File: design/flow/run.sh
#!/bin/bash
# the make line also repeats each setting of config.mk as NAME=value (left out here)
make -C /OpenROAD-flow-scripts/flow DESIGN_CONFIG=/design/flow/config.mk WORK_HOME=/design/flow/orfs CLKGATE_MAP_FILE= finish
File: design/flow/config.mk
export PLATFORM = sky130hd
export DESIGN_NAME = kmer_hash_top
export DESIGN_NICKNAME = kmer_hash_top
export VERILOG_FILES = /design/flow/design.v
export SDC_FILE = /design/flow/constraint.sdc
export NUM_CORES = 4
export LEC_CHECK = 0
export CAP_MARGIN = 20
export CORE_MARGIN = 2
export CORE_UTILIZATION = 66
export SETUP_SLACK_MARGIN = 1.4
export SLEW_MARGIN = 20
File: design/flow/constraint.sdc
create_clock -name core_clock -period 6.23 [get_ports {clk_out}]
set_input_delay 1.2460 -clock core_clock [delete_from_list [all_inputs] [get_ports {clk_out}]]
set_output_delay 1.2460 -clock core_clock [all_outputs]
set_load 0.01 [all_outputs]
File: design/flow/design.v
module encode_fsm(input logic [247:0] data, input logic clk_out, reset, start, output logic [61:0] coded_kmer, output logic coded_ready);
    always_ff @(posedge clk_out) begin
        if(reset==0) begin
            coded_ready<=0;
        end
        else if(start) begin  
            coded_kmer[ 0 ]<=data[ 1 ]^data[ 2 ];
            coded_kmer[ 2 ]<=data[ 9 ]^data[ 10 ];
            coded_kmer[ 4 ]<=data[ 17 ]^data[ 18 ];
            coded_kmer[ 6 ]<=data[ 25 ]^data[ 26 ];
            coded_kmer[ 8 ]<=data[ 33 ]^data[ 34 ];
            coded_kmer[ 10 ]<=data[ 41 ]^data[ 42 ];
            coded_kmer[ 12 ]<=data[ 49 ]^data[ 50 ];
            coded_kmer[ 14 ]<=data[ 57 ]^data[ 58 ];
            coded_kmer[ 16 ]<=data[ 65 ]^data[ 66 ];
            coded_kmer[ 18 ]<=data[ 73 ]^data[ 74 ];
            coded_kmer[ 20 ]<=data[ 81 ]^data[ 82 ];
            coded_kmer[ 22 ]<=data[ 89 ]^data[ 90 ];
            coded_kmer[ 24 ]<=data[ 97 ]^data[ 98 ];
            coded_kmer[ 26 ]<=data[ 105 ]^data[ 106 ];
            coded_kmer[ 28 ]<=data[ 113 ]^data[ 114 ];
            coded_kmer[ 30 ]<=data[ 121 ]^data[ 122 ];
            coded_kmer[ 32 ]<=data[ 129 ]^data[ 130 ];
            coded_kmer[ 34 ]<=data[ 137 ]^data[ 138 ];
            coded_kmer[ 36 ]<=data[ 145 ]^data[ 146 ];
            coded_kmer[ 38 ]<=data[ 153 ]^data[ 154 ];
            coded_kmer[ 40 ]<=data[ 161 ]^data[ 162 ];
            coded_kmer[ 42 ]<=data[ 169 ]^data[ 170 ];
            coded_kmer[ 44 ]<=data[ 177 ]^data[ 178 ];
            coded_kmer[ 46 ]<=data[ 185 ]^data[ 186 ];
            coded_kmer[ 48 ]<=data[ 193 ]^data[ 194 ];
            coded_kmer[ 50 ]<=data[ 201 ]^data[ 202 ];
            coded_kmer[ 52 ]<=data[ 209 ]^data[ 210 ];
            coded_kmer[ 54 ]<=data[ 217 ]^data[ 218 ];
            coded_kmer[ 56 ]<=data[ 225 ]^data[ 226 ];
            coded_kmer[ 58 ]<=data[ 233 ]^data[ 234 ];
            coded_kmer[ 60 ]<=data[ 241 ]^data[ 242 ];
            coded_kmer[ 1 ]<=data[ 2 ];
            coded_kmer[ 3 ]<=data[ 10 ];
            coded_kmer[ 5 ]<=data[ 18 ];
            coded_kmer[ 7 ]<=data[ 26 ];
            coded_kmer[ 9 ]<=data[ 34 ];
            coded_kmer[ 11 ]<=data[ 42 ];
            coded_kmer[ 13 ]<=data[ 50 ];
            coded_kmer[ 15 ]<=data[ 58 ];
            coded_kmer[ 17 ]<=data[ 66 ];
            coded_kmer[ 19 ]<=data[ 74 ];
            coded_kmer[ 21 ]<=data[ 82 ];
            coded_kmer[ 23 ]<=data[ 90 ];
            coded_kmer[ 25 ]<=data[ 98 ];
            coded_kmer[ 27 ]<=data[ 106 ];
            coded_kmer[ 29 ]<=data[ 114 ];
            coded_kmer[ 31 ]<=data[ 122 ];
            coded_kmer[ 33 ]<=data[ 130 ];
            coded_kmer[ 35 ]<=data[ 138 ];
            coded_kmer[ 37 ]<=data[ 146 ];
            coded_kmer[ 39 ]<=data[ 154 ];
            coded_kmer[ 41 ]<=data[ 162 ];
            coded_kmer[ 43 ]<=data[ 170 ];
            coded_kmer[ 45 ]<=data[ 178 ];
            coded_kmer[ 47 ]<=data[ 186 ];
            coded_kmer[ 49 ]<=data[ 194 ];
            coded_kmer[ 51 ]<=data[ 202 ];
            coded_kmer[ 53 ]<=data[ 210 ];
            coded_kmer[ 55 ]<=data[ 218 ];
            coded_kmer[ 57 ]<=data[ 226 ];
            coded_kmer[ 59 ]<=data[ 234 ];
            coded_kmer[ 61 ]<=data[ 242 ];
            coded_ready<=1;
        end
        else if(coded_ready) begin  
            coded_ready<=0;      
        end
    end
endmodule
module canonic_fsm(input logic clk_out, reset, coded_ready, input logic [61:0]coded_kmer, 
					  output logic [61:0]k_canon, output logic canon_ready);  
	logic [61:0]k;    
	logic state;  
	always_ff @(posedge clk_out) begin
		if(reset==0) begin
			state<=0;
		end
		else if(coded_ready) begin
			state<=1;
		end
		else if(canon_ready) begin
			state<=0;	
		end	
	end
    always_comb begin
        begin
			k[ 1 : 0 ]=~coded_kmer[ 61 : 60 ];
			k[ 3 : 2 ]=~coded_kmer[ 59 : 58 ];
			k[ 5 : 4 ]=~coded_kmer[ 57 : 56 ];
			k[ 7 : 6 ]=~coded_kmer[ 55 : 54 ];
			k[ 9 : 8 ]=~coded_kmer[ 53 : 52 ];
			k[ 11 : 10 ]=~coded_kmer[ 51 : 50 ];
			k[ 13 : 12 ]=~coded_kmer[ 49 : 48 ];
			k[ 15 : 14 ]=~coded_kmer[ 47 : 46 ];
			k[ 17 : 16 ]=~coded_kmer[ 45 : 44 ];
			k[ 19 : 18 ]=~coded_kmer[ 43 : 42 ];
			k[ 21 : 20 ]=~coded_kmer[ 41 : 40 ];
			k[ 23 : 22 ]=~coded_kmer[ 39 : 38 ];
			k[ 25 : 24 ]=~coded_kmer[ 37 : 36 ];
			k[ 27 : 26 ]=~coded_kmer[ 35 : 34 ];
			k[ 29 : 28 ]=~coded_kmer[ 33 : 32 ];
			k[ 31 : 30 ]=~coded_kmer[ 31 : 30 ];
			k[ 33 : 32 ]=~coded_kmer[ 29 : 28 ];
			k[ 35 : 34 ]=~coded_kmer[ 27 : 26 ];
			k[ 37 : 36 ]=~coded_kmer[ 25 : 24 ];
			k[ 39 : 38 ]=~coded_kmer[ 23 : 22 ];
			k[ 41 : 40 ]=~coded_kmer[ 21 : 20 ];
			k[ 43 : 42 ]=~coded_kmer[ 19 : 18 ];
			k[ 45 : 44 ]=~coded_kmer[ 17 : 16 ];
			k[ 47 : 46 ]=~coded_kmer[ 15 : 14 ];
			k[ 49 : 48 ]=~coded_kmer[ 13 : 12 ];
			k[ 51 : 50 ]=~coded_kmer[ 11 : 10 ];
			k[ 53 : 52 ]=~coded_kmer[ 9 : 8 ];
			k[ 55 : 54 ]=~coded_kmer[ 7 : 6 ];
			k[ 57 : 56 ]=~coded_kmer[ 5 : 4 ];
			k[ 59 : 58 ]=~coded_kmer[ 3 : 2 ];
			k[ 61 : 60 ]=~coded_kmer[ 1 : 0 ];
			if(k<coded_kmer) begin
				k_canon=k;
			end
			else begin
				k_canon=coded_kmer;  
			end
		end
		canon_ready=state;
    end                                                     
endmodule
module k_canon_to_hash_result_velocidad_3pasos(input logic clk_out, reset, canon_ready, input logic [61:0]k_canon,  
							  output logic [63:0] hash_result, output logic hash_ready);
    logic [63:0] k0, k1, k2, k3, k4, k5, k6;
	logic [8:0] state, nextstate;  
	logic [31:0] x0, x1, x2, x3, x4, x5,x6, x7, x8, x9, 
	             x0_, x1_, x2_, x3_, x4_, x5_,x6_, x7_, x8_, x9_;
	logic [18:0] y0, y1, y2, w0, w1, w2, n0, 
				 y0_, y1_, y2_, w0_, w1_, w2_, n0_;
	always_ff @(posedge clk_out) begin
		if(reset==0) begin
			state<=0;
			hash_ready<=0;
		end
		else if(canon_ready) begin
			state<=1;
		end  
		else if(state==0) begin
			hash_ready<=0;  
		end	 
		else if(state==1) begin
			state<=2;
		end  
		else if(state==2) begin
			state<=3;
		end  
		else if(state==3) begin
			state<=4;
		end  
		else if(state==4) begin
			state<=5;
		end  
		else if(state==5) begin
			state<=6;
		end  
		else if(state==6) begin
			state<=7;
		end  
		else if(state==7) begin
			state<=8;		
		end  
		else if(state==8) begin
			state<=9;
		end  
		else if(state==9) begin
			state<=10;
		end  
		else if(state==10) begin
			state<=11;
		end  
		else if(state==11) begin
			state<=12;
		end  
		else if(state==12) begin
			state<=13;
		end  
		else if(state==13) begin
			state<=14;
		end  
		else if(state==14) begin
			state<=0;
			hash_ready<=1;
		end  
	end  
	always_ff @(posedge clk_out) begin
	case(state)
		1: k0 <= k_canon>>33;
		2: k1 <= k0^k_canon;
		3: begin
			x0<=k1[15:0]*'b1000110011001101;
			x1<=k1[31:16]*'b1000110011001101;
			x2<=k1[15:0]*'b1110110101010101;
			x3<=k1[15:0]*'b1010111111010111;
			x4<=k1[31:16]*'b1110110101010101;
			x5<=k1[47:32]*'b1000110011001101;
			x6<=k1[15:0]*'b1111111101010001;
			x7<=k1[31:16]*'b1010111111010111;
			x8<=k1[47:32]*'b1110110101010101;
			x9<=k1[63:48]*'b1000110011001101;
		end
		4: begin
			y0<= x3[31:16]  + x4[31:16]  + x5[31:16];
			y1<= x6[15:0] + x7[15:0] + x8[15:0];
			w0<= x1[31:16] + x2[31:16] + x3[15:0];
			w1<= x4[15:0] + x5[15:0];
			n0<= x0[31:16] + x2[15:0] + x1[15:0];
			k2[15:0]<= x0[15:0];
		end
		5: begin
			y2<= y0 + y1 + x9[15:0];
			w2<= w0 + w1 + n0[17:16];
			k2[31:16]<=n0;
		end
		6: begin
			k2[63:48]<= y2 + w2[18:16];
			k2[47:32]<= w2;		
		end
		7: k3 <= k2>>33;
		8: k4 <= k3^k2;
		9: begin
			x0_<=k4[15:0]*'b1110110001010011;
			x1_<=k4[31:16]*'b1110110001010011;
			x2_<=k4[15:0]*'b0001101010000101;
			x3_<=k4[15:0]*'b1011100111111110;
			x4_<=k4[31:16]*'b0001101010000101;
			x5_<=k4[47:32]*'b1110110001010011;
			x6_<=k4[15:0]*'b1100010011001110;
			x7_<=k4[31:16]*'b1011100111111110;
			x8_<=k4[47:32]*'b0001101010000101;
			x9_<=k4[63:48]*'b1110110001010011;
		end
		10: begin
            y0_<= x3_[31:16]  + x4_[31:16]  + x5_[31:16];
			y1_<= x6_[15:0] + x7_[15:0] + x8_[15:0];
			w0_<= x1_[31:16] + x2_[31:16] + x3_[15:0];
			w1_<= x4_[15:0] + x5_[15:0];
			n0_<= x0_[31:16] + x2_[15:0] + x1_[15:0];
			k5[15:0]<= x0_[15:0];
		end
		11: begin
			y2_<= y0_ + y1_ + x9_[15:0];
			w2_<= w0_ + w1_ + n0_[17:16];
			k5[31:16]<=n0_;
        end
		12: begin
			k5[63:48]<= y2_ + w2_[18:16];
			k5[47:32]<= w2_;
		end
		13: k6 <= k5>>33;
		14: hash_result <= k6^k5;
	endcase
	end
endmodule: k_canon_to_hash_result_velocidad_3pasos
module ldz_position(input logic reset, clk_out, hash_ready, input logic [63:0]hash_result, input logic start,  
output logic [5:0]ldz, output logic ldz_ready, output logic [31:0] sum_ldz);
	logic state;  
	logic [63:0]Ms;
    logic [31:0] bits32;
    logic [15:0] bits16;
    logic [8:0] bits8;
    logic [3:0] bits4;
    logic [1:0] bits2; 
    logic bits[31:0];
	always_ff @(posedge clk_out) begin
	    if(reset==0) begin
            ldz_ready<= 0;
            sum_ldz<=0;
            state<=0;
        end
        else begin
		if(hash_ready) begin
			state<=1;
		end
		else begin
			state<=0;	
		end	
        if(state) begin
            ldz_ready<=1;
            sum_ldz<=sum_ldz+ldz;
        end
        else begin
            ldz_ready<=0;
        end
        end
	end 
    always_comb begin
        begin
			Ms[13:0]=14'b10000000000000;
			Ms[63:14]=hash_result[63:14];
			ldz[5]=(Ms[63:32]==0);  
			if(ldz[5])
				bits32= Ms[31:0];
			else
				bits32[31:0]= Ms[63:32];  
			ldz[4]= (bits32[31:16]==0);  
			 if(ldz[4])
				bits16=bits32[15:0]; 
			 else             
				bits16=bits32[31:16];  
			 ldz[3]=(bits16[15:8]==0);  
			 if(ldz[3])
				bits8=bits16[7:0];
			 else
				bits8=bits16[15:8];
			 ldz[2]=(bits8[7:4]==0);
			 if(ldz[2])
				bits4=bits8[3:0];  
			 else
				bits4=bits8[7:4];
			 ldz[1]=(bits4[3:2]==0); 
			 if(ldz[1])
				bits2=bits4[1:0];            
			 else
				bits2=bits4[3:2];			 
			 ldz[0]=(bits2[1]==0); 
		end
    end
endmodule: ldz_position
module kmer_hash_top(
    input  logic        clk_out,
    input  logic        reset,         
    input  logic        in_valid,
    input  logic [7:0]  in_char,
    output logic        in_ready,
    output logic        out_valid,
    output logic [63:0] out_hash,
    output logic [5:0]  out_ldz,
    output logic [31:0] out_sum
);
    logic [247:0] data;
    logic [4:0]   count;
    logic         busy;
    logic         start;
    logic [61:0]  coded_kmer;  logic coded_ready;
    logic [61:0]  k_canon;     logic canon_ready;
    logic [63:0]  hash_result; logic hash_ready;
    logic [5:0]   ldz;         logic ldz_ready;
    logic [31:0]  sum_ldz;
    assign in_ready = ~busy;
    always_ff @(posedge clk_out) begin
        if(reset==0) begin
            data<=0;
            count<=0;
            busy<=0;
            start<=0;
        end
        else begin
            start<=0;
            if(in_valid && !busy) begin
                if(in_char==8'b0) begin
                    data<=0;
                    count<=0;
                end
                else begin
                    data[247:8]<=data[239:0];
                    data[7:0]<=in_char;
                    if(count>=30) begin
                        count<=31;
                        start<=1;
                        busy<=1;
                    end
                    else begin
                        count<=count+1;
                    end
                end
            end
            else if(hash_ready) begin
                busy<=0;
            end
        end
    end
    encode_fsm f1(.data(data), .clk_out(clk_out), .reset(reset), .start(start),
                  .coded_kmer(coded_kmer), .coded_ready(coded_ready));
    canonic_fsm f2(.clk_out(clk_out), .reset(reset), .coded_ready(coded_ready),
                   .coded_kmer(coded_kmer), .k_canon(k_canon), .canon_ready(canon_ready));
    k_canon_to_hash_result_velocidad_3pasos f3(.clk_out(clk_out), .reset(reset),
                   .canon_ready(canon_ready), .k_canon(k_canon),
                   .hash_result(hash_result), .hash_ready(hash_ready));
    ldz_position f4(.reset(reset), .clk_out(clk_out), .hash_ready(hash_ready),
                    .hash_result(hash_result), .start(start),
                    .ldz(ldz), .ldz_ready(ldz_ready), .sum_ldz(sum_ldz));
    assign out_valid = ldz_ready;
    assign out_hash  = hash_result;
    assign out_ldz   = ldz;
    assign out_sum   = sum_ldz;
endmodule
==> impl_metrics.json, run 1 <==
{
  "yosysCellCount": 10871,
  "synthMuxAreaShare_pct": 0.325,
  "synth_nets": 14268,
  "period_needed_ns": 6.12,
  "startpoint": "f3.k4[6]",
  "swShare_pct": 21.3,
  "netlist_area_mm2": 0.123,
  "hold_viol": 0,
  "p_seq_share_pct": 51.6,
  "num_vias": 82073,
  "rr_startpoint": "f3.k4[6]",
  "clockPowerShare_pct": 48.2,
  "wl_um": 335000,
  "finalClockPeriodUsage_pct": 98.2,
  "crit_fanout": 4,
  "fp-utilization_pct": 66.5,
  "ys_sh_adder_pct": 42.3,
  "cpMostUsedCell": "fa_1",
  "cts-root-buf": "clkbuf_16",
  "synthTopCellsByCount": "2427 x inv_1, 2072 x ha_1, 1314 x fa_1, 1191 x edfxtp_1, 597 x xnor2_1",
  "worstPathRequired_ns": 6.77,
  "cp-start-kind": "flip-flop",
  "synth_top_cell_by_area": "edfxtp_1",
  "cts_buffers": 148,
  "yosys-top-cells-area": "edfxtp_1 29%, fa_1 21%, ha_1 21%",
  "grt_first_pass_wirelength_um": 509000,
  "comb_power_share_pct": 0.2,
  "worst_slack_ns": 0.111,
  "cts_tree": "done",
  "leakagePower_nw": 65.1,
  "maxPowerGroup": "sequential cells",
  "synth-edff-count": 1191,
  "ys_top_logic_family": "adder cells",
  "netlist_instances": 10871,
  "holdWs_ns": 0.397,
  "die-area_mm2": 0.190,
  "instances_no_fill": 14278,
  "worst_pin_slew_ns": 1.22,
  "crit_chain": "buf_6, ha_2, fa_1, inv_1, fa_1, inv_1, fa_2, fa_1, fa_1, ha_4, nand2_4, nor3_4, a32oi_2, a211oi_2, buf_4, a41o_1, o211ai_1, a21boi_2, o21a_1, o21ai_2, xnor2_1",
  "antenna_found_initial": 23,
  "cts_num_sinks": 1312,
  "pre_cts_ws_ns": -0.0296,
  "min_to": "f3.k2[47]",
  "min_path_cells": 0,
  "slowest_delay_ns": 0.61,
  "slew_headroom_pct": 17.8,
  "rr_worst_depth": 21,
  "avgSynthCellArea_um2": 11.3,
  "antenna_left": 0,
  "cts_hold_buffers": 0,
  "simple_gate_share_pct": 5.48,
  "grt_overflow_total": 0,
  "die_x_um": 436,
  "routedWlPerCell_um": 23.5,
  "p_int_w": 0.0144,
  "ys_seq_elements": 1312,
  "worst-path-buf-inv": 4,
  "numPortBuffers": 114,
  "clk_path_buf_depth": 3,
  "drv_cap": 0,
  "async_flop_share_pct": 0,
  "ys_seq_share_pct": 31.0,
  "pg_seq_w": 0.00946,
  "area_growth_pct": 13.9,
  "power.density_mw_per_mm2": 130,
  "worstPathArrival_ns": 6.66,
  "cp_slowest_cell": "fa_2",
  "cts.clk_slew.worst_paths_ns": 0.06,
  "final_nets": 15047,
  "first_pass_iters": 6,
  "place_inst": 13726,
  "status": "finished clean",
  "most_common_cell": "inv_1",
  "fin_tns_setup_ns": 0,
  "ff2ff_setup_slack_ns": 0.11,
  "compound_area_share_pct": 7.31,
  "io_pins": 115,
  "gp_congestion": 0.995,
  "ys_chip_area_mm2": 0.123,
  "grt_setup_unrepaired": "true",
  "warnings": 79,
  "drv_slew": 0,
  "flop_cell": "edfxtp_1",
  "fp-row-count": 158,
  "clock_power_w": 0.00883,
  "ys_types": 81,
  "worst-path-stages": 21,
  "fin_util_pct": 75.7,
  "reg2reg_to": "f3.x3_[31]",
  "clk_latency_ns": 0.82,
  "hp-class": "reg2reg",
  "htree_levels": 4,
  "crit_path_end": "f3.x3_[31]",
  "hpwl_um": 277000,
  "ys_sh_xor_pct": 6.02,
  "core_mm2": 0.186,
  "yosys_warnings": 5,
  "viasPerCell": 5.75,
  "end_kind": "flip-flop",
  "chipHeight_um": 436,
  "pg_comb_w": 0.0000446,
  "synth.top_cell.area_share_pct": 29.0,
  "ir_drop_mv": 0.302,
  "critPathTopFamily": "adder cells",
  "drc": 0,
  "drt_first_iter_violations": 5448,
  "grt_max_degree": 159,
  "grt_pass1_vias": 87079,
  "hp-start": "f3.w2[15]",
  "path_class": "reg2reg",
  "switchingPower_w": 0.00390,
  "finalSetupViolations": 0,
  "fin_skew_ns": 0.0716,
  "grt_usage_pct": 35.7,
  "clock.fmax_mhz": 163
}
[final cells by class]
class	count	area, µm²
multi-input combinational	7078	79200
fill	12172	45200
sequential	1312	38200
inverter	2427	9140
timing repair buffer	683	5800
clock buffer	172	3860
tap	2480	3100
clock inverter	101	1080
antenna	25	62.6
[metal layers]
layer | vias to the layer above | GRT usage [%] | share of wire (%)
li1 | 37903 | - | -
met4 | 4 | 24.3 | 8.2
met5 | - | 0 | 0.0083
met3 | 738 | 4.85 | 5.0
met2 | 2486 | 59.1 | 48
met1 | 40942 | 43.7 | 39
[per-stage QoR]
stage / total power [W] / area (µm²)
after global routing: 0.0187 / 140000
after global placement: 0.00968 / 131000
after detailed placement: 0.00969 / 131000
after CTS: 0.0184 / 139000
after floorplan: 0.00967 / 125000
final: 0.0183 / 140000
[timing repair]
item / in CTS / in global routing
gates cloned: 0 / 0
resized: 284 / 264
pin swaps: 202 / 222
hold endpoints to repair: 0 / 0
buffers inserted: 198 / 56
setup endpoints to repair: 271 / 297
==> run 2, diff against run 1 <==
Settings changed: CELL_PAD_IN_SITES_DETAIL_PLACEMENT set to 1, CORE_ASPECT_RATIO set to 1.24, CORE_UTILIZATION 66 to 61, CTS_CLUSTER_SIZE set to 32, GPL_ROUTABILITY_DRIVEN set to 1, HOLD_SLACK_MARGIN set to 0.14, PLACE_DENSITY_LB_ADDON set to 0.28, SETUP_SLACK_MARGIN 1.4 to 1.0, SLEW_MARGIN 20 to 25, TNS_END_PERCENT set to 45.
Clock period 6.23 ns to 4.81 ns, I/O delays scaled along.
==> run 2 against run 1 <==
The flow now stops in 4_1_cts. Synthesized cell count stayed put. Die area increased by 8.1%. Area after synthesis stayed put.
==> impl_metrics.json, run 2 <==
{
  "die-area_mm2": 0.206,
  "ys_chip_area_mm2": 0.123,
  "yosysCellCount": 10871,
  "compound_area_share_pct": 7.31,
  "synth-edff-count": 1191,
  "place_inst": 15346,
  "ys_types": 81,
  "synth.top_cell.area_share_pct": 29.0,
  "async_flop_share_pct": 0,
  "ys_top_logic_family": "adder cells",
  "stop_stage": "4_1_cts",
  "netlist_instances": 10871,
  "error": "[ERROR DPL-0033] detailed placement checks failed during check placement.",
  "ys_sh_adder_pct": 42.3,
  "io_pins": 115,
  "synth_top_cell_by_area": "edfxtp_1",
  "simple_gate_share_pct": 5.48,
  "avgSynthCellArea_um2": 11.3,
  "die_x_um": 408,
  "synth_nets": 14268,
  "core_mm2": 0.201,
  "status": "did not finish",
  "hpwl_um": 416000,
  "gp_congestion": 1.01,
  "ys_seq_share_pct": 31.0,
  "fp-row-count": 183,
  "chipHeight_um": 505,
  "yosys_warnings": 5,
  "flop_cell": "edfxtp_1",
  "ys_sh_xor_pct": 6.02,
  "synthMuxAreaShare_pct": 0.325,
  "most_common_cell": "inv_1",
  "ys_seq_elements": 1312,
  "synthTopCellsByCount": "2427 x inv_1, 2072 x ha_1, 1314 x fa_1, 1191 x edfxtp_1, 597 x xnor2_1",
  "netlist_area_mm2": 0.123,
  "fp-utilization_pct": 61.4,
  "numPortBuffers": 114,
  "yosys-top-cells-area": "edfxtp_1 29%, fa_1 21%, ha_1 21%"
}
run 2: metrics by stage:
step / cell area [µm²] / worst slack, ns / utilization (%) / total power (W) / setup TNS [ns]
floorplan: 123000 / -1.42 / - / 0.0125 / -112.86
global placement: 141000 / -1.46 / 70.2 / 0.0126 / -182.91
detailed placement: 141000 / -1.85 / 70.2 / 0.0126 / -265.49
==> run 3, diff against run 2 <==
Settings changed: ABC_AREA set to 1, CELL_PAD_IN_SITES_DETAIL_PLACEMENT 1 to unset, CORE_ASPECT_RATIO 1.24 to unset, CORE_UTILIZATION 61 to 72, CTS_CLUSTER_DIAMETER set to 225, CTS_CLUSTER_SIZE 32 to unset, GPL_ROUTABILITY_DRIVEN 1 to unset, HOLD_SLACK_MARGIN 0.14 to unset, PLACE_DENSITY_LB_ADDON 0.28 to 0.2, SETUP_SLACK_MARGIN 1.0 to unset, SLEW_MARGIN 25 to 20, TNS_END_PERCENT 45 to unset.
Clock period 4.81 ns to 4.47 ns, I/O delays scaled along.
==> run 3 against run 2 <==
The flow stops in 5_1_grt. Die area decreased by 16%. Synthesized cell count rose by 2.6%. Area after synthesis is 1.1% lower.
==> impl_metrics.json, run 3 <==
{
  "ys_seq_elements": 1312,
  "ys_sh_adder_pct": 42.8,
  "chipHeight_um": 416,
  "synth-edff-count": 1191,
  "compound_area_share_pct": 5.84,
  "stop_stage": "5_1_grt",
  "ys_sh_xor_pct": 6.45,
  "async_flop_share_pct": 0,
  "place_inst": 15259,
  "cts_num_sinks": 1312,
  "grt_usage_pct": 70.3,
  "synth.top_cell.area_share_pct": 29.3,
  "avgSynthCellArea_um2": 10.9,
  "ys_types": 50,
  "hpwl_um": 303000,
  "clk_path_buf_depth": 3,
  "yosys_warnings": 5,
  "yosysCellCount": 11152,
  "gp_congestion": 1.02,
  "ys_top_logic_family": "adder cells",
  "core_mm2": 0.169,
  "post_dp_cell_area_mm2": 0.141,
  "status": "did not finish",
  "io_pins": 115,
  "synth_nets": 14549,
  "simple_gate_share_pct": 5.21,
  "grt_overflow_total": 54,
  "synth_top_cell_by_area": "edfxtp_1",
  "ys_chip_area_mm2": 0.122,
  "most_common_cell": "inv_1",
  "flop_cell": "edfxtp_1",
  "cts_hold_buffers": 0,
  "netlist_area_mm2": 0.122,
  "ys_seq_share_pct": 31.3,
  "die-area_mm2": 0.173,
  "fp-utilization_pct": 72.2,
  "htree_levels": 4,
  "die_x_um": 416,
  "yosys-top-cells-area": "edfxtp_1 29%, fa_1 22%, ha_1 21%",
  "netlist_instances": 11152,
  "cts_buffers": 146,
  "error": "[ERROR GRT-0232] Routing congestion too high. Check the congestion heatmap in the GUI.",
  "cts-root-buf": "clkbuf_16",
  "synthMuxAreaShare_pct": 0.0164,
  "numPortBuffers": 114,
  "synthTopCellsByCount": "2677 x inv_1, 2072 x ha_1, 1314 x fa_1, 1191 x edfxtp_1, 889 x nand2_1",
  "fp-row-count": 151
}
## run 3: per-stage QoR
step / setup WS (ns) / power (W)
after CTS: -1.19 / 0.0262
after detailed placement: -1.38 / 0.0135
after global placement: -1.20 / 0.0135
after floorplan: -1.09 / 0.0135
## run 3: repair_timing
item                                    4_1_cts
gates cloned                                  2
endpoints found under the setup margin      315
gates resized                               738
pin swaps                                   386
setup buffers                               223
## run 3: routing by layer
| metal | global-route usage (%) | overflow |
|---|---|---|
| met1 | 69.2 | 1 |
| met5 | 35.4 | 0 |
| met3 | 51.8 | 2 |
| met4 | 69.8 | 34 |
| met2 | 89.4 | 17 |
==> run 4, diff against run 3 <==
Settings changed: ABC_AREA 1 to unset, CAP_MARGIN 20 to 15, CELL_PAD_IN_SITES_DETAIL_PLACEMENT set to 2, CELL_PAD_IN_SITES_GLOBAL_PLACEMENT set to 3, CORE_MARGIN 2 to 10, CORE_UTILIZATION 72 to 24, CTS_CLUSTER_DIAMETER 225 to 122, GPL_ROUTABILITY_DRIVEN set to 1, HOLD_SLACK_MARGIN set to 0.1, MAX_ROUTING_LAYER set to met4, PLACE_DENSITY set to 0.82, PLACE_DENSITY_LB_ADDON 0.2 to unset, SLEW_MARGIN 20 to 25.
Clock period 4.47 ns to 5.96 ns, I/O delays scaled along.
==> run 4 against run 3 <==
The layout now fails its checks (negative setup slack). Synthesized cell count is 2.5% lower. Area after synthesis is 1.1% higher. Die area went up to 3.1 times the previous value.
==> impl_metrics.json, run 4 <==
{
  "clk_path_buf_depth": 4,
  "p_seq_share_pct": 48.8,
  "finalSetupViolations": 30,
  "ys_seq_elements": 1312,
  "clockPowerShare_pct": 50.9,
  "grt_setup_unrepaired": "true",
  "ir_drop_mv": 0.236,
  "chipHeight_um": 737,
  "pg_comb_w": 0.0000523,
  "htree_levels": 4,
  "synth_top_cell_by_area": "edfxtp_1",
  "hp-class": "reg2reg",
  "worst-path-buf-inv": 9,
  "period_needed_ns": 6.28,
  "avgSynthCellArea_um2": 11.3,
  "ys_types": 81,
  "ys_sh_adder_pct": 42.3,
  "grt_max_degree": 129,
  "synth_nets": 14268,
  "ys_sh_xor_pct": 6.02,
  "netlist_instances": 10871,
  "grt_overflow_total": 0,
  "die_x_um": 737,
  "p_int_w": 0.0158,
  "rr_worst_depth": 26,
  "swShare_pct": 21.9,
  "num_vias": 84016,
  "switchingPower_w": 0.00444,
  "cp-start-kind": "flip-flop",
  "io_pins": 115,
  "worstPathArrival_ns": 6.95,
  "synth.top_cell.area_share_pct": 29.0,
  "violatedChecks": "negative setup slack",
  "comb_power_share_pct": 0.3,
  "wl_um": 420000,
  "grt_usage_pct": 15.5,
  "synth-edff-count": 1191,
  "grt_pass1_vias": 96013,
  "yosysCellCount": 10871,
  "grt_first_pass_wirelength_um": 622000,
  "flop_cell": "edfxtp_1",
  "ys_seq_share_pct": 31.0,
  "ys_top_logic_family": "adder cells",
  "fin_util_pct": 28.9,
  "reg2reg_to": "f3.x3[31]",
  "final_nets": 15379,
  "cts_tree": "done",
  "worst_slack_ns": -0.317,
  "fp-row-count": 263,
  "routedWlPerCell_um": 22.2,
  "worst-path-stages": 26,
  "min_path_cells": 0,
  "drt_first_iter_violations": 4321,
  "area_growth_pct": 19.9,
  "synthTopCellsByCount": "2427 x inv_1, 2072 x ha_1, 1314 x fa_1, 1191 x edfxtp_1, 597 x xnor2_1",
  "clk_latency_ns": 0.90,
  "async_flop_share_pct": 0,
  "synthMuxAreaShare_pct": 0.325,
  "rr_startpoint": "f3.k1[5]",
  "antenna_found_initial": 33,
  "cts-root-buf": "clkbuf_16",
  "cts_hold_buffers": 0,
  "drv_cap": 0,
  "pg_seq_w": 0.00988,
  "die-area_mm2": 0.543,
  "most_common_cell": "inv_1",
  "yosys_warnings": 5,
  "worstPathRequired_ns": 6.63,
  "path_class": "reg2reg",
  "antenna_left": 0,
  "cts.clk_slew.worst_paths_ns": 0.07,
  "fin_tns_setup_ns": -4.06,
  "slowest_delay_ns": 0.55,
  "ff2ff_setup_slack_ns": -0.32,
  "end_kind": "flip-flop",
  "drv_slew": 0,
  "status": "complete, but fails checks",
  "numPortBuffers": 114,
  "worst_pin_slew_ns": 1.08,
  "cp_slowest_cell": "fa_1",
  "compound_area_share_pct": 7.31,
  "yosys-top-cells-area": "edfxtp_1 29%, fa_1 21%, ha_1 21%",
  "drc": 0,
  "ys_chip_area_mm2": 0.123,
  "holdWs_ns": 0.421,
  "hold_viol": 0,
  "simple_gate_share_pct": 5.48,
  "core_mm2": 0.513,
  "warnings": 75,
  "maxPowerGroup": "the clock network",
  "viasPerCell": 4.45,
  "hp-start": "f3.x0[12]",
  "startpoint": "f3.k1[5]",
  "leakagePower_nw": 66.8,
  "clock_power_w": 0.0103,
  "cts_buffers": 165,
  "cts_num_sinks": 1312,
  "fp-utilization_pct": 24.1,
  "clock.fmax_mhz": 159,
  "crit_fanout": 4,
  "critPathTopFamily": "adder cells",
  "first_pass_iters": 7,
  "crit_path_end": "f3.x3[31]",
  "gp_congestion": 0.912,
  "min_to": "f3.k2[12]",
  "netlist_area_mm2": 0.123,
  "slew_headroom_pct": 27.8,
  "hpwl_um": 351000,
  "finalClockPeriodUsage_pct": 105,
  "fin_skew_ns": 0.0949,
  "p_total_w": 0.0202,
  "power.density_mw_per_mm2": 137
}
==> run 4: final cells by class <==
type / instances / area (µm²)
clock buffers: 195 / 4330
clock inverters: 95 / 996
fillers: 55465 / 365000
diodes: 21 / 52.6
repair buffers: 997 / 8210
multi-input cells: 7079 / 78500
flip-flops and latches: 1312 / 38200
inverters: 2427 / 9140
well taps: 6757 / 8450
==> run 4: per-layer routing <==
layer | global-route usage, % | vias up | wire, µm
met2 | 27.0 | 1200 | 212000
met3 | 1.35 | 500 | 12200
li1 | - | 38529 | -
met4 | 4.45 | 0 | 14700
met1 | 19.1 | 43787 | 181000
met5 | - | - | 0
==> run 4: what timing repair did <==
action	in CTS	in global routing
gates resized	189	400
pin swaps	105	218
buffers inserted	51	88
gates cloned	1	0
endpoints found under the setup margin	70	130
==> run 4: per-stage QoR <==
step / worst slack (ns) / area, µm² / std cells
6_report: -0.317 / 148000 / 18883
5_1_grt: -0.532 / 148000 / 18880
4_1_cts: -0.283 / 145000 / 18786
3_5_place_dp: -0.524 / 139000 / 18447
3_3_place_gp: -0.500 / 139000 / 18447
2_1_floorplan: -0.265 / 123000 / 10871
==> run 5, diff against run 4 <==
Settings changed: ABC_AREA set to 1, CAP_MARGIN 15 to 40, CELL_PAD_IN_SITES_DETAIL_PLACEMENT 2 to unset, CELL_PAD_IN_SITES_GLOBAL_PLACEMENT 3 to unset, CORE_MARGIN 10 to 2, CORE_UTILIZATION 24 to 72, CTS_CLUSTER_DIAMETER 122 to 223, GPL_ROUTABILITY_DRIVEN 1 to unset, HOLD_SLACK_MARGIN 0.1 to unset, MAX_ROUTING_LAYER met4 to unset, PLACE_DENSITY 0.82 to 0.4, SETUP_SLACK_MARGIN set to 0.71, SLEW_MARGIN 25 to 20.
Clock period 5.96 ns to 5.89 ns, I/O delays scaled along.
==> run 5 against run 4 <==
Still fails the layout checks on negative setup slack. Clock power fell by 6%. Total power fell by 2.4%. Non-clock buffer count fell by 190. Routed wire length fell by 6.8%. Design area fell by 4.9%. Sequential power barely moved. Area after synthesis fell by 1.1%. Worst setup slack improved by 0.21 ns. Hold slack got worse by 0.0024 ns. Via count rose by 6.4%.
==> impl_metrics.json, run 5 <==
{
  "die-area_mm2": 0.173,
  "pg_comb_w": 0.0000520,
  "cts.clk_slew.worst_paths_ns": 0.09,
  "ys_sh_adder_pct": 42.8,
  "grt_usage_pct": 43.5,
  "rr_startpoint": "f3.hash_result[53]",
  "drv_slew": 0,
  "clock_power_w": 0.00971,
  "period_needed_ns": 6.00,
  "fp-utilization_pct": 72.2,
  "clock.fmax_mhz": 167,
  "hp-start": "f3.w2[10]",
  "pg_seq_w": 0.0100,
  "p_total_w": 0.0198,
  "worstPathArrival_ns": 6.78,
  "violatedChecks": "negative setup slack",
  "hold_viol": 0,
  "htree_levels": 4,
  "hpwl_um": 286000,
  "die_x_um": 416,
  "switchingPower_w": 0.00438,
  "io_pins": 115,
  "cts_tree": "done",
  "viasPerCell": 6.21,
  "grt_max_degree": 160,
  "ys_sh_xor_pct": 6.45,
  "yosys_warnings": 5,
  "path_class": "reg2reg",
  "drc": 0,
  "p_seq_share_pct": 50.6,
  "critPathTopFamily": "simple AND/OR/NAND/NOR gates",
  "drt_first_iter_violations": 9511,
  "power.density_mw_per_mm2": 141,
  "first_pass_iters": 10,
  "num_vias": 89406,
  "worst_slack_ns": -0.107,
  "fin_skew_ns": 0.0634,
  "end_kind": "flip-flop",
  "cp_slowest_cell": "edfxtp_1",
  "async_flop_share_pct": 0,
  "holdWs_ns": 0.419,
  "netlist_instances": 11152,
  "status": "complete, but fails checks",
  "worst-path-stages": 42,
  "synth_top_cell_by_area": "edfxtp_1",
  "synth.top_cell.area_share_pct": 29.3,
  "finalSetupViolations": 7,
  "fin_tns_setup_ns": -0.194,
  "wl_um": 392000,
  "yosysCellCount": 11152,
  "slowest_delay_ns": 0.55,
  "grt_pass1_vias": 93865,
  "min_path_cells": 0,
  "startpoint": "f3.hash_result[53]",
  "finalClockPeriodUsage_pct": 102,
  "worst-path-buf-inv": 7,
  "flop_cell": "edfxtp_1",
  "pre_cts_ws_ns": 0.00651,
  "grt_first_pass_wirelength_um": 557000,
  "antenna_found_initial": 20,
  "ys_seq_elements": 1312,
  "maxPowerGroup": "sequential cells",
  "comb_power_share_pct": 0.3,
  "reg2reg_to": "f4.sum_ldz[28]",
  "most_common_cell": "inv_1",
  "clk_path_buf_depth": 3,
  "ys_seq_share_pct": 31.3,
  "worstPathRequired_ns": 6.67,
  "synth-edff-count": 1191,
  "compound_area_share_pct": 5.84,
  "crit_fanout": 6,
  "drv_cap": 0,
  "ys_chip_area_mm2": 0.122,
  "rr_worst_depth": 42,
  "simple_gate_share_pct": 5.21,
  "fp-row-count": 151,
  "final_nets": 15456,
  "gp_congestion": 1.04,
  "min_to": "f3.k2[42]",
  "chipHeight_um": 416,
  "clk_latency_ns": 0.87,
  "ys_top_logic_family": "adder cells",
  "hp-class": "reg2reg",
  "ir_drop_mv": 0.297,
  "swShare_pct": 22.2,
  "synth_nets": 14549,
  "register_area_mm2": 0.0382,
  "avgSynthCellArea_um2": 10.9,
  "area_growth_pct": 15.2,
  "nFillCells": 8577,
  "ff2ff_setup_slack_ns": -0.11,
  "netlist_area_mm2": 0.122,
  "cts-root-buf": "clkbuf_16",
  "core_mm2": 0.169,
  "worst_pin_slew_ns": 1.18,
  "ys_types": 50,
  "crit_path_end": "f4.sum_ldz[28]",
  "cts_num_sinks": 1312,
  "routedWlPerCell_um": 27.2,
  "warnings": 75,
  "synthTopCellsByCount": "2677 x inv_1, 2072 x ha_1, 1314 x fa_1, 1191 x edfxtp_1, 889 x nand2_1",
  "clockPowerShare_pct": 49.1,
  "grt_setup_unrepaired": "true",
  "numPortBuffers": 114,
  "cts_hold_buffers": 0,
  "synthMuxAreaShare_pct": 0.0164,
  "p_int_w": 0.0154,
  "yosys-top-cells-area": "edfxtp_1 29%, fa_1 22%, ha_1 21%",
  "grt_overflow_total": 0,
  "cts_buffers": 141,
  "antenna_left": 0,
  "leakagePower_nw": 67.3,
  "comb_area_mm2": 0.0776,
  "slew_headroom_pct": 21.5,
  "cp-start-kind": "flip-flop"
}
[run 5: metal layers]
metal	vias to the layer above	global-route usage [%]	routed length, µm
li1	38024	-	-
met1	43477	48.9	129000
met3	2119	8.32	34200
met4	12	38.5	46500
met5	-	0.139	77
met2	5774	70.9	182000
[run 5: area by class of cell]
cell class              instances  area share [%]
repair buffers                807            4.96
well taps                    2218            1.97
clock buffers                 164            2.63
flip-flops and latches       1312            27.2
clock inverters                98           0.881
multi-input cells            7119            55.2
inverters                    2678            7.17
diodes                          9          0.0160
[run 5: through the flow]
step / instances / area [µm²] / util (%)
after floorplan: 11152 / 123000 / -
after global placement: 13680 / 128000 / 76.1
after detailed placement: 13696 / 129000 / 76.2
after CTS: 14262 / 138000 / 81.7
after global routing: 14397 / 141000 / 83.2
final: 14405 / 141000 / 83.3
[run 5: repair_timing]
item	4_1_cts	5_1_grt
setup buffers	300	127
resized	429	386
endpoints found under the setup margin	195	205
pin swaps	238	254
gates cloned	4	0
==> run 6, diff against run 5 <==
Settings changed: CAP_MARGIN 40 to 20, CTS_CLUSTER_DIAMETER 223 to 52, CTS_CLUSTER_SIZE set to 90, PLACE_DENSITY 0.4 to unset, PLACE_DENSITY_LB_ADDON set to 0.14, SETUP_SLACK_MARGIN 0.71 to 0.96.
Clock period 5.89 ns to 3.79 ns, I/O delays scaled along.
==> run 6 against run 5 <==
Area after synthesis unchanged. The run now fails in 5_1_grt. Die area unchanged. Synthesized cell count unchanged.
==> impl_metrics.json, run 6 <==
{
  "status": "did not finish",
  "stop_stage": "5_1_grt",
  "error": "[ERROR GRT-0232] Routing congestion too high. Check the congestion heatmap in the GUI.",
  "cts_buffers": 131,
  "gp_congestion": 1.02,
  "grt_overflow_total": 370,
  "most_common_cell": "inv_1",
  "netlist_instances": 11152,
  "synth_nets": 14549,
  "yosys_warnings": 5,
  "ys_top_logic_family": "adder cells",
  "hpwl_um": 311000,
  "netlist_area_mm2": 0.122,
  "fp-row-count": 151,
  "yosysCellCount": 11152,
  "async_flop_share_pct": 0,
  "ys_seq_share_pct": 31.3,
  "simple_gate_share_pct": 5.21,
  "synth-edff-count": 1191,
  "synthMuxAreaShare_pct": 0.0164,
  "grt_usage_pct": 75.6,
  "compound_area_share_pct": 5.84,
  "clk_path_buf_depth": 3,
  "htree_levels": 4,
  "avgSynthCellArea_um2": 10.9,
  "cts-root-buf": "clkbuf_16",
  "synth_top_cell_by_area": "edfxtp_1",
  "io_pins": 115,
  "die_x_um": 416,
  "yosys-top-cells-area": "edfxtp_1 29%, fa_1 22%, ha_1 21%",
  "core_mm2": 0.169,
  "place_inst": 15528,
  "die-area_mm2": 0.173,
  "synthTopCellsByCount": "2677 x inv_1, 2072 x ha_1, 1314 x fa_1, 1191 x edfxtp_1, 889 x nand2_1",
  "pre_cts_ws_ns": -2.06,
  "synth.top_cell.area_share_pct": 29.3,
  "ys_sh_xor_pct": 6.45,
  "cts_hold_buffers": 0,
  "ys_seq_elements": 1312,
  "ys_sh_adder_pct": 42.8,
  "cts_num_sinks": 1312,
  "flop_cell": "edfxtp_1",
  "fp-utilization_pct": 72.2,
  "numPortBuffers": 114,
  "chipHeight_um": 416,
  "ys_types": 50,
  "ys_chip_area_mm2": 0.122
}
run 6: per-layer routing:
layer,track usage [%],overflow
met5,36.0,1
met3,59.9,6
met4,73.1,167
met2,92.8,191
met1,75.5,5
run 6: timing repair:
action / in CTS
endpoints found under the setup margin: 635
hold endpoints to repair: 0
resized: 1043
gates cloned: 1
buffers inserted: 292
pin swaps: 520
run 6: per-stage QoR:
step / utilization [%] / hold WS (ns) / instance area [µm²]
after floorplan: - / 0.390 / 124000
after global placement: 85.1 / 0.400 / 144000
after detailed placement: 85.1 / 0.405 / 144000
after CTS: 92.2 / 0.419 / 156000
==> run 7, diff against run 6 <==
Settings changed: CTS_CLUSTER_DIAMETER 52 to 221, CTS_CLUSTER_SIZE 90 to 13, SETUP_SLACK_MARGIN 0.96 to unset.
Clock period 3.79 ns to 2.83 ns, I/O delays scaled along.
==> run 7 against run 6 <==
The flow again stops in 5_1_grt. Synthesized cell count stayed put. Area after synthesis did not move. Die area did not move.
==> impl_metrics.json, run 7 <==
{
  "synthTopCellsByCount": "2677 x inv_1, 2072 x ha_1, 1314 x fa_1, 1191 x edfxtp_1, 889 x nand2_1",
  "simple_gate_share_pct": 5.21,
  "netlist_instances": 11152,
  "cts_num_sinks": 1312,
  "ys_types": 50,
  "stop_stage": "5_1_grt",
  "cts_buffers": 110,
  "ys_sh_xor_pct": 6.45,
  "grt_usage_pct": 76.7,
  "synth_nets": 14549,
  "cts-root-buf": "clkbuf_16",
  "synth_top_cell_by_area": "edfxtp_1",
  "chipHeight_um": 416,
  "core_mm2": 0.169,
  "hpwl_um": 316000,
  "status": "did not finish",
  "ys_seq_elements": 1312,
  "avgSynthCellArea_um2": 10.9,
  "ys_chip_area_mm2": 0.122,
  "most_common_cell": "inv_1",
  "yosys-top-cells-area": "edfxtp_1 29%, fa_1 22%, ha_1 21%",
  "post_dp_cell_area_mm2": 0.147,
  "netlist_area_mm2": 0.122,
  "compound_area_share_pct": 5.84,
  "error": "[ERROR GRT-0232] Routing congestion too high. Check the congestion heatmap in the GUI.",
  "fp-row-count": 151,
  "numPortBuffers": 114,
  "ys_sh_adder_pct": 42.8,
  "io_pins": 115,
  "die-area_mm2": 0.173,
  "gp_congestion": 1.01,
  "yosysCellCount": 11152,
  "synth-edff-count": 1191,
  "fp-utilization_pct": 72.2,
  "die_x_um": 416,
  "synth.top_cell.area_share_pct": 29.3,
  "synthMuxAreaShare_pct": 0.0164,
  "htree_levels": 3,
  "async_flop_share_pct": 0,
  "clk_path_buf_depth": 3,
  "ys_top_logic_family": "adder cells",
  "grt_overflow_total": 785,
  "flop_cell": "edfxtp_1",
  "ys_seq_share_pct": 31.3,
  "yosys_warnings": 5
}
## run 7: repair_timing
item	CTS
setup endpoints to repair	648
pin swaps	331
cloned	1
buffers inserted	176
resized	624
hold buffers	0
## run 7: metal layers
layer  overflow  GRT usage (%)
met3         13           59.6
met1         12           75.5
met4        302           78.7
met2        457           94.3
met5          1           35.7
## run 7: metrics by stage
| step | worst slack [ns] | hold slack [ns] | std cells |
|---|---|---|---|
| floorplan | -2.72 | 0.390 | 11152 |
| global placement | -2.87 | 0.400 | 15914 |
| detailed placement | -3.13 | 0.405 | 15914 |
| CTS | -2.85 | 0.364 | 16247 |
==> run 8, diff against run 7 <==
Settings changed: ABC_AREA 1 to unset, CORE_UTILIZATION 72 to 69, CTS_CLUSTER_DIAMETER 221 to unset, CTS_CLUSTER_SIZE 13 to 97, PLACE_DENSITY set to 0.41, PLACE_DENSITY_LB_ADDON 0.14 to unset, TNS_END_PERCENT set to 10.
Clock period 2.83 ns to 4.07 ns, I/O delays scaled along.
==> run 8 against run 7 <==
The run again fails in 5_1_grt. Area after synthesis increased by 1.1%. Die area increased by 5.4%. Synthesized cell count decreased by 2.5%.
==> impl_metrics.json, run 8 <==
{
  "hpwl_um": 309000,
  "synthTopCellsByCount": "2427 x inv_1, 2072 x ha_1, 1314 x fa_1, 1191 x edfxtp_1, 597 x xnor2_1",
  "flop_cell": "edfxtp_1",
  "die-area_mm2": 0.182,
  "ys_types": 81,
  "gp_congestion": 0.988,
  "compound_area_share_pct": 7.31,
  "cts_hold_buffers": 0,
  "clk_path_buf_depth": 3,
  "numPortBuffers": 114,
  "synth_nets": 14268,
  "synth-edff-count": 1191,
  "core_mm2": 0.178,
  "die_x_um": 427,
  "ys_sh_adder_pct": 42.3,
  "avgSynthCellArea_um2": 11.3,
  "yosysCellCount": 10871,
  "yosys-top-cells-area": "edfxtp_1 29%, fa_1 21%, ha_1 21%",
  "synth.top_cell.area_share_pct": 29.0,
  "chipHeight_um": 427,
  "stop_stage": "5_1_grt",
  "status": "did not finish",
  "yosys_warnings": 5,
  "fp-utilization_pct": 69.3,
  "htree_levels": 4,
  "ys_chip_area_mm2": 0.123,
  "ys_top_logic_family": "adder cells",
  "fp-row-count": 155,
  "cts_num_sinks": 1312,
  "most_common_cell": "inv_1",
  "ys_seq_elements": 1312,
  "ys_seq_share_pct": 31.0,
  "cts-root-buf": "clkbuf_16",
  "simple_gate_share_pct": 5.48,
  "netlist_instances": 10871,
  "synthMuxAreaShare_pct": 0.325,
  "place_inst": 15262,
  "cts_buffers": 142,
  "ys_sh_xor_pct": 6.02,
  "netlist_area_mm2": 0.123,
  "async_flop_share_pct": 0,
  "io_pins": 115,
  "synth_top_cell_by_area": "edfxtp_1"
}
==> run 8: timing repair <==
item | CTS
resized | 444
setup buffers | 136
hold endpoints to repair | 0
pin swaps | 289
endpoints found under the setup margin | 381
==> run 8: stage by stage <==
| step | cell area, µm² | util [%] | setup WS [ns] | power (W) |
|---|---|---|---|---|
| 3_3_place_gp | 142000 | 80.0 | -2.40 | 0.0148 |
| 4_1_cts | 150000 | 84.4 | -2.03 | 0.0281 |
| 2_1_floorplan | 123000 | - | -2.16 | 0.0148 |
| 3_5_place_dp | 142000 | 80.0 | -2.48 | 0.0148 |
==> run 9, diff against run 8 <==
Settings changed: ABC_AREA set to 0, CORE_UTILIZATION 69 to 71, CTS_CLUSTER_SIZE 97 to 34, HOLD_SLACK_MARGIN set to 0.29, MAX_ROUTING_LAYER set to met4, PLACE_DENSITY 0.41 to unset, SETUP_SLACK_MARGIN set to 0.47, TNS_END_PERCENT 10 to unset.
Clock period 4.07 ns to 3.78 ns, I/O delays scaled along.
==> run 9 against run 8 <==
Area after synthesis unchanged. The flow again stops in 5_1_grt. Synthesized cell count unchanged. Die area is 2.8% lower.
==> impl_metrics.json, run 9 <==
{
  "synth_nets": 14268,
  "grt_overflow_total": 11,
  "compound_area_share_pct": 7.31,
  "ys_seq_elements": 1312,
  "place_inst": 15302,
  "yosys_warnings": 5,
  "synthMuxAreaShare_pct": 0.325,
  "most_common_cell": "inv_1",
  "pre_cts_ws_ns": -2.46,
  "error": "[ERROR GRT-0116] Global routing finished with congestion. Check the congestion regions in the DRC Viewer.",
  "async_flop_share_pct": 0,
  "simple_gate_share_pct": 5.48,
  "netlist_instances": 10871,
  "yosys-top-cells-area": "edfxtp_1 29%, fa_1 21%, ha_1 21%",
  "ys_top_logic_family": "adder cells",
  "gp_congestion": 1.04,
  "grt_usage_pct": 67.9,
  "cts_buffers": 144,
  "htree_levels": 4,
  "core_mm2": 0.172,
  "stop_stage": "5_1_grt",
  "die_x_um": 421,
  "fp-row-count": 152,
  "cts_num_sinks": 1312,
  "clk_path_buf_depth": 3,
  "ys_sh_xor_pct": 6.02,
  "chipHeight_um": 421,
  "synth_top_cell_by_area": "edfxtp_1",
  "numPortBuffers": 114,
  "yosysCellCount": 10871,
  "synthTopCellsByCount": "2427 x inv_1, 2072 x ha_1, 1314 x fa_1, 1191 x edfxtp_1, 597 x xnor2_1",
  "die-area_mm2": 0.177,
  "synth-edff-count": 1191,
  "cts-root-buf": "clkbuf_16",
  "io_pins": 115,
  "netlist_area_mm2": 0.123,
  "synth.top_cell.area_share_pct": 29.0,
  "ys_types": 81,
  "flop_cell": "edfxtp_1",
  "hpwl_um": 311000,
  "fp-utilization_pct": 71.7,
  "status": "did not finish",
  "ys_chip_area_mm2": 0.123,
  "ys_seq_share_pct": 31.0,
  "avgSynthCellArea_um2": 11.3,
  "ys_sh_adder_pct": 42.3
}
-- run 9: through the flow --
step / cell area (µm²) / utilization [%] / total power [W]
CTS: 155000 / 90.2 / 0.0309
floorplan: 126000 / - / 0.0159
global placement: 146000 / 84.7 / 0.0160
detailed placement: 146000 / 84.7 / 0.0160
-- run 9: layer usage --
metal / GRT usage (%) / overflow
met1: 67.3 / 0
met3: 48.5 / 4
met5: - / -
met2: 85.7 / 1
met4: 62.7 / 6
-- run 9: what timing repair did --
item	in CTS
hold buffers	0
buffers inserted	205
gates resized	609
endpoints found under the setup margin	590
pin swaps	347
==> run 10, diff against run 9 <==
Settings changed: ABC_AREA 0 to unset, CORE_UTILIZATION 71 to 72, CTS_CLUSTER_DIAMETER set to 400, CTS_CLUSTER_SIZE 34 to unset, HOLD_SLACK_MARGIN 0.29 to unset, MAX_ROUTING_LAYER met4 to unset, PLACE_DENSITY_LB_ADDON set to 0.2, SETUP_SLACK_MARGIN 0.47 to unset, TNS_END_PERCENT set to 5.
Clock period 3.78 ns to 5.21 ns, I/O delays scaled along.
==> run 10 against run 9 <==
Now fails the layout checks on max-capacitance violations, max-slew violations, negative setup slack. Synthesized cell count unchanged. Die area shrank 1.4%. Area after synthesis stayed put.
==> impl_metrics.json, run 10 <==
{
  "antenna_found_initial": 62,
  "drc": 0,
  "netlist_area_mm2": 0.123,
  "worst-path-stages": 25,
  "cpMostUsedCell": "buf_6",
  "drv_slew": 9,
  "hp-start": "f3.x0_[2]",
  "grt_pass1_vias": 99983,
  "die_x_um": 418,
  "ys_seq_share_pct": 31.0,
  "synth.top_cell.area_share_pct": 29.0,
  "grt_max_degree": 134,
  "worst_pin_slew_ns": 2.14,
  "cts-root-buf": "clkbuf_16",
  "p_seq_share_pct": 50.8,
  "reg2reg_to": "f4.sum_ldz[22]",
  "fin_skew_ns": 0.0382,
  "die-area_mm2": 0.175,
  "area_growth_pct": 18.2,
  "crit_fanout": 6,
  "synth_top_cell_by_area": "edfxtp_1",
  "async_flop_share_pct": 0,
  "clockPowerShare_pct": 48.9,
  "synthTopCellsByCount": "2427 x inv_1, 2072 x ha_1, 1314 x fa_1, 1191 x edfxtp_1, 597 x xnor2_1",
  "core_mm2": 0.170,
  "place_inst": 14480,
  "power.density_mw_per_mm2": 152,
  "ff2ff_setup_slack_ns": -2.41,
  "ir_drop_mv": 0.394,
  "ys_top_logic_family": "adder cells",
  "maxPowerGroup": "sequential cells",
  "wl_um": 434000,
  "clock_power_w": 0.0109,
  "drt_first_iter_violations": 12654,
  "num_vias": 96394,
  "p_total_w": 0.0222,
  "instances_no_fill": 14862,
  "min_to": "f3.k5[2]",
  "yosysCellCount": 10871,
  "clk_path_buf_depth": 3,
  "fp-utilization_pct": 72.6,
  "worstPathArrival_ns": 8.35,
  "io_pins": 115,
  "critPathTopFamily": "AND-OR/OR-AND gates",
  "ys_sh_adder_pct": 42.3,
  "startpoint": "f3.hash_result[49]",
  "hp-class": "reg2reg",
  "end_kind": "flip-flop",
  "rr_startpoint": "f3.hash_result[49]",
  "drv_cap": 4,
  "ys_sh_xor_pct": 6.02,
  "most_common_cell": "inv_1",
  "violatedChecks": "max-capacitance violations, max-slew violations, negative setup slack",
  "synth_nets": 14268,
  "routedWlPerCell_um": 29.2,
  "first_pass_iters": 22,
  "final_nets": 15884,
  "p_int_w": 0.0173,
  "cp-start-kind": "flip-flop",
  "viasPerCell": 6.49,
  "numPortBuffers": 114,
  "simple_gate_share_pct": 5.48,
  "cts_buffers": 143,
  "synthMuxAreaShare_pct": 0.325,
  "htree_levels": 4,
  "nFillCells": 7857,
  "swShare_pct": 22.2,
  "worstPathRequired_ns": 5.94,
  "period_needed_ns": 7.62,
  "fin_tns_setup_ns": -167.25,
  "comb_power_share_pct": 0.3,
  "fin_util_pct": 85.9,
  "grt_first_pass_wirelength_um": 596000,
  "ys_chip_area_mm2": 0.123,
  "pg_seq_w": 0.0113,
  "finalSetupViolations": 232,
  "antenna_left": 0,
  "hold_viol": 0,
  "path_class": "reg2reg",
  "slowest_delay_ns": 1.68,
  "switchingPower_w": 0.00493,
  "worst-path-buf-inv": 5,
  "synth-edff-count": 1191,
  "rr_worst_depth": 25,
  "netlist_instances": 10871,
  "pg_comb_w": 0.0000560,
  "ys_seq_elements": 1312,
  "hpwl_um": 299000,
  "yosys-top-cells-area": "edfxtp_1 29%, fa_1 21%, ha_1 21%",
  "worst_slack_ns": -2.41,
  "clk_latency_ns": 0.84,
  "cts_num_sinks": 1312,
  "chipHeight_um": 418,
  "cts_hold_buffers": 0,
  "gp_congestion": 1.04,
  "warnings": 73,
  "grt_usage_pct": 46.3,
  "slew_headroom_pct": -42.7,
  "finalClockPeriodUsage_pct": 146,
  "compound_area_share_pct": 7.31,
  "min_path_cells": 0,
  "fp-row-count": 151,
  "yosys_warnings": 5,
  "cp_slowest_cell": "a211oi_2",
  "ys_types": 81,
  "status": "complete, but fails checks",
  "crit_path_end": "f4.sum_ldz[22]",
  "clock.fmax_mhz": 131,
  "cts.clk_slew.worst_paths_ns": 0.07,
  "flop_cell": "edfxtp_1",
  "grt_setup_unrepaired": "true",
  "cts_tree": "done",
  "avgSynthCellArea_um2": 11.3,
  "leakagePower_nw": 69.4,
  "grt_overflow_total": 0
}
-- run 10: what timing repair did --
| item | 4_1_cts | 5_1_grt |
|---|---|---|
| setup buffers | 52 | 40 |
| resized | 347 | 282 |
| gates cloned | 0 | 0 |
| endpoints found under the setup margin | 217 | 246 |
| pin swaps | 148 | 110 |
-- run 10: cell type report --
class / count / area (µm²) / share of cell area, %
Multi-Input combinational cell: 7078 / 78700 / 54.0
Clock inverter: 87 / 940 / 0.644
Antenna cell: 39 / 97.6 / 0.0669
Sequential cell: 1312 / 38200 / 26.2
Timing Repair Buffer: 1525 / 12100 / 8.29
Clock buffer: 176 / 3890 / 2.67
Tap cell: 2218 / 2780 / 1.90
Inverter: 2427 / 9130 / 6.26
-- run 10: metal layers --
| layer | vias up | GRT usage (%) | wire [µm] |
|---|---|---|---|
| met2 | 7411 | 73.5 | 190000 |
| li1 | 39575 | - | - |
| met1 | 46363 | 52.0 | 141000 |
| met5 | - | 0.0278 | 819 |
| met4 | 42 | 41.8 | 53000 |
| met3 | 3003 | 11.0 | 49600 |
-- run 10: stage by stage --
stage	worst slack (ns)	hold slack, ns	instance area (µm²)
floorplan	-1.02	0.400	123000
global placement	-1.12	0.401	137000
detailed placement	-1.32	0.405	137000
CTS	-0.931	0.415	144000
global route	-2.19	0.424	146000
finish	-2.41	0.411	146000
==> run 11, diff against run 10 <==
Settings changed: CAP_MARGIN 20 to 15, CELL_PAD_IN_SITES_GLOBAL_PLACEMENT set to 2, CORE_MARGIN 2 to 5, CORE_UTILIZATION 72 to 26, CTS_CLUSTER_DIAMETER 400 to unset, CTS_CLUSTER_SIZE set to 14, GPL_TIMING_DRIVEN set to 1, MAX_ROUTING_LAYER set to met4, PLACE_DENSITY_LB_ADDON 0.2 to 0.26, SETUP_SLACK_MARGIN set to 1.53, TNS_END_PERCENT 5 to 40.
Clock period 5.21 ns to 7.66 ns, I/O delays scaled along.
==> run 11 against run 10 <==
Now clean on timing, DRC and antenna. Maximum frequency increased by 21%. Hold slack got worse by 0.0066 ns. Design area fell by 2.5%. Via count down 19%. Clock skew rose by 0.032 ns. Global-route usage down 30 points. Non-clock buffer count decreased by 1055. Worst setup slack improved by 3.8 ns. Critical endpoint is now f3.x2[30]. Die area grew to 2.8 times the previous value.
==> impl_metrics.json, run 11 <==
{
  "antenna_found_initial": 16,
  "fin_tns_setup_ns": 0,
  "leakagePower_nw": 64.2,
  "synth-edff-count": 1191,
  "crit_chain": "inv_2, fa_2, buf_6, fa_1, inv_2, fa_1, inv_2, fa_1, inv_2, fa_1, fa_2, ha_4, nand2_2, o21ai_2, buf_4, o21ba_4, a211o_1, a31oi_4, a211o_1, o41ai_4, o21bai_1, a21oi_1, xnor2_1",
  "ir_drop_mv": 0.176,
  "drv_cap": 0,
  "most_common_cell": "inv_1",
  "die_x_um": 699,
  "startpoint": "f3.k1[2]",
  "worst-path-buf-inv": 6,
  "rr_worst_depth": 23,
  "chipHeight_um": 699,
  "fin_skew_ns": 0.0702,
  "ys_chip_area_mm2": 0.123,
  "grt_first_pass_wirelength_um": 575000,
  "path_class": "reg2reg",
  "grt_setup_unrepaired": "true",
  "drv_slew": 0,
  "crit_path_end": "f3.x2[30]",
  "ff2ff_setup_slack_ns": 1.35,
  "worst_pin_slew_ns": 1.16,
  "p_int_w": 0.0126,
  "finalSetupViolations": 0,
  "flop_cell": "edfxtp_1",
  "clock_power_w": 0.00838,
  "avgSynthCellArea_um2": 11.3,
  "cts_tree": "done",
  "pg_comb_w": 0.0000418,
  "antenna_left": 0,
  "grt_usage_pct": 16.4,
  "clockPowerShare_pct": 52.0,
  "yosys-top-cells-area": "edfxtp_1 29%, fa_1 21%, ha_1 21%",
  "io_pins": 115,
  "grt_max_degree": 137,
  "drc": 0,
  "clk_latency_ns": 0.92,
  "ys_seq_elements": 1312,
  "drt_first_iter_violations": 4082,
  "crit_fanout": 5,
  "cp_slowest_cell": "fa_2",
  "synthTopCellsByCount": "2427 x inv_1, 2072 x ha_1, 1314 x fa_1, 1191 x edfxtp_1, 597 x xnor2_1",
  "ys_types": 81,
  "worstPathArrival_ns": 6.92,
  "cts_hold_buffers": 0,
  "fp-utilization_pct": 26.0,
  "cp-start-kind": "flip-flop",
  "comb_power_share_pct": 0.3,
  "cts_buffers": 171,
  "status": "finished clean",
  "netlist_instances": 10871,
  "clk_path_buf_depth": 4,
  "yosysCellCount": 10871,
  "netlist_area_mm2": 0.123,
  "ys_top_logic_family": "adder cells",
  "synth_nets": 14268,
  "async_flop_share_pct": 0,
  "slowest_delay_ns": 0.58,
  "wl_um": 390000,
  "cts-root-buf": "clkbuf_16",
  "hpwl_um": 329000,
  "maxPowerGroup": "the clock network",
  "grt_overflow_total": 0,
  "hp-class": "reg2reg",
  "routedWlPerCell_um": 21.8,
  "warnings": 73,
  "die-area_mm2": 0.488,
  "min_path_cells": 0,
  "holdWs_ns": 0.404,
  "fp-row-count": 253,
  "pg_seq_w": 0.00769,
  "clock.fmax_mhz": 158,
  "gp_congestion": 0.889,
  "min_to": "f3.k2[5]",
  "grt_pass1_vias": 83890,
  "synth.top_cell.area_share_pct": 29.0,
  "reg2reg_to": "f3.x2[30]",
  "period_needed_ns": 6.31,
  "core_mm2": 0.474,
  "cts.clk_slew.worst_paths_ns": 0.06,
  "cts_num_sinks": 1312,
  "final_nets": 14857,
  "critPathTopFamily": "adder cells",
  "ys_seq_share_pct": 31.0,
  "numPortBuffers": 114,
  "ys_sh_xor_pct": 6.02,
  "p_total_w": 0.0161,
  "viasPerCell": 4.37,
  "slew_headroom_pct": 21.9,
  "rr_startpoint": "f3.k1[2]",
  "switchingPower_w": 0.00350,
  "worst-path-stages": 23,
  "ys_sh_adder_pct": 42.3,
  "num_vias": 78012,
  "htree_levels": 4,
  "hp-start": "f3.x0[5]",
  "synthMuxAreaShare_pct": 0.325,
  "power.density_mw_per_mm2": 113,
  "end_kind": "flip-flop",
  "simple_gate_share_pct": 5.48,
  "compound_area_share_pct": 7.31,
  "area_growth_pct": 15.3,
  "worstPathRequired_ns": 8.27,
  "finalClockPeriodUsage_pct": 82.4,
  "p_seq_share_pct": 47.7,
  "swShare_pct": 21.7,
  "hold_viol": 0,
  "synth_top_cell_by_area": "edfxtp_1",
  "yosys_warnings": 5,
  "first_pass_iters": 5
}
==> run 11: cell type report <==
type | instances | area (µm²)
Timing Repair Buffer | 470 | 4080
Inverter | 2427 | 9140
Antenna cell | 17 | 42.5
Sequential cell | 1312 | 38200
Fill cell | 48630 | 332000
Multi-Input combinational cell | 7078 | 77200
Tap cell | 6247 | 7820
Clock inverter | 102 | 1170
Clock buffer | 210 | 4570
==> run 11: what timing repair did <==
action | 4_1_cts | 5_1_grt
buffers inserted | 183 | 62
resized | 179 | 129
pin swaps | 87 | 71
endpoints found under the setup margin | 146 | 79
==> run 11: metrics by stage <==
stage / cells / instance area [µm²] / util [%] / setup slack (ns)
floorplan: 10871 / 123000 / - / 1.41
global route: 17857 / 142000 / 30.0 / 1.15
global placement: 17288 / 133000 / 28.1 / 0.311
detailed placement: 17289 / 133000 / 28.1 / 0.285
CTS: 17784 / 141000 / 29.8 / 1.28
finish: 17863 / 142000 / 30.0 / 1.35
==> run 11: layer usage <==
| layer | GRT usage [%] | wire length, µm | vias to the layer above |
|---|---|---|---|
| li1 | - | - | 37535 |
| met1 | 21.2 | 177000 | 39137 |
| met2 | 27.9 | 193000 | 1012 |
| met3 | 1.40 | 10700 | 328 |
| met4 | 3.48 | 9330 | 0 |
| met5 | - | 0 | - |
Power is estimated from default activity; no workload was simulated.
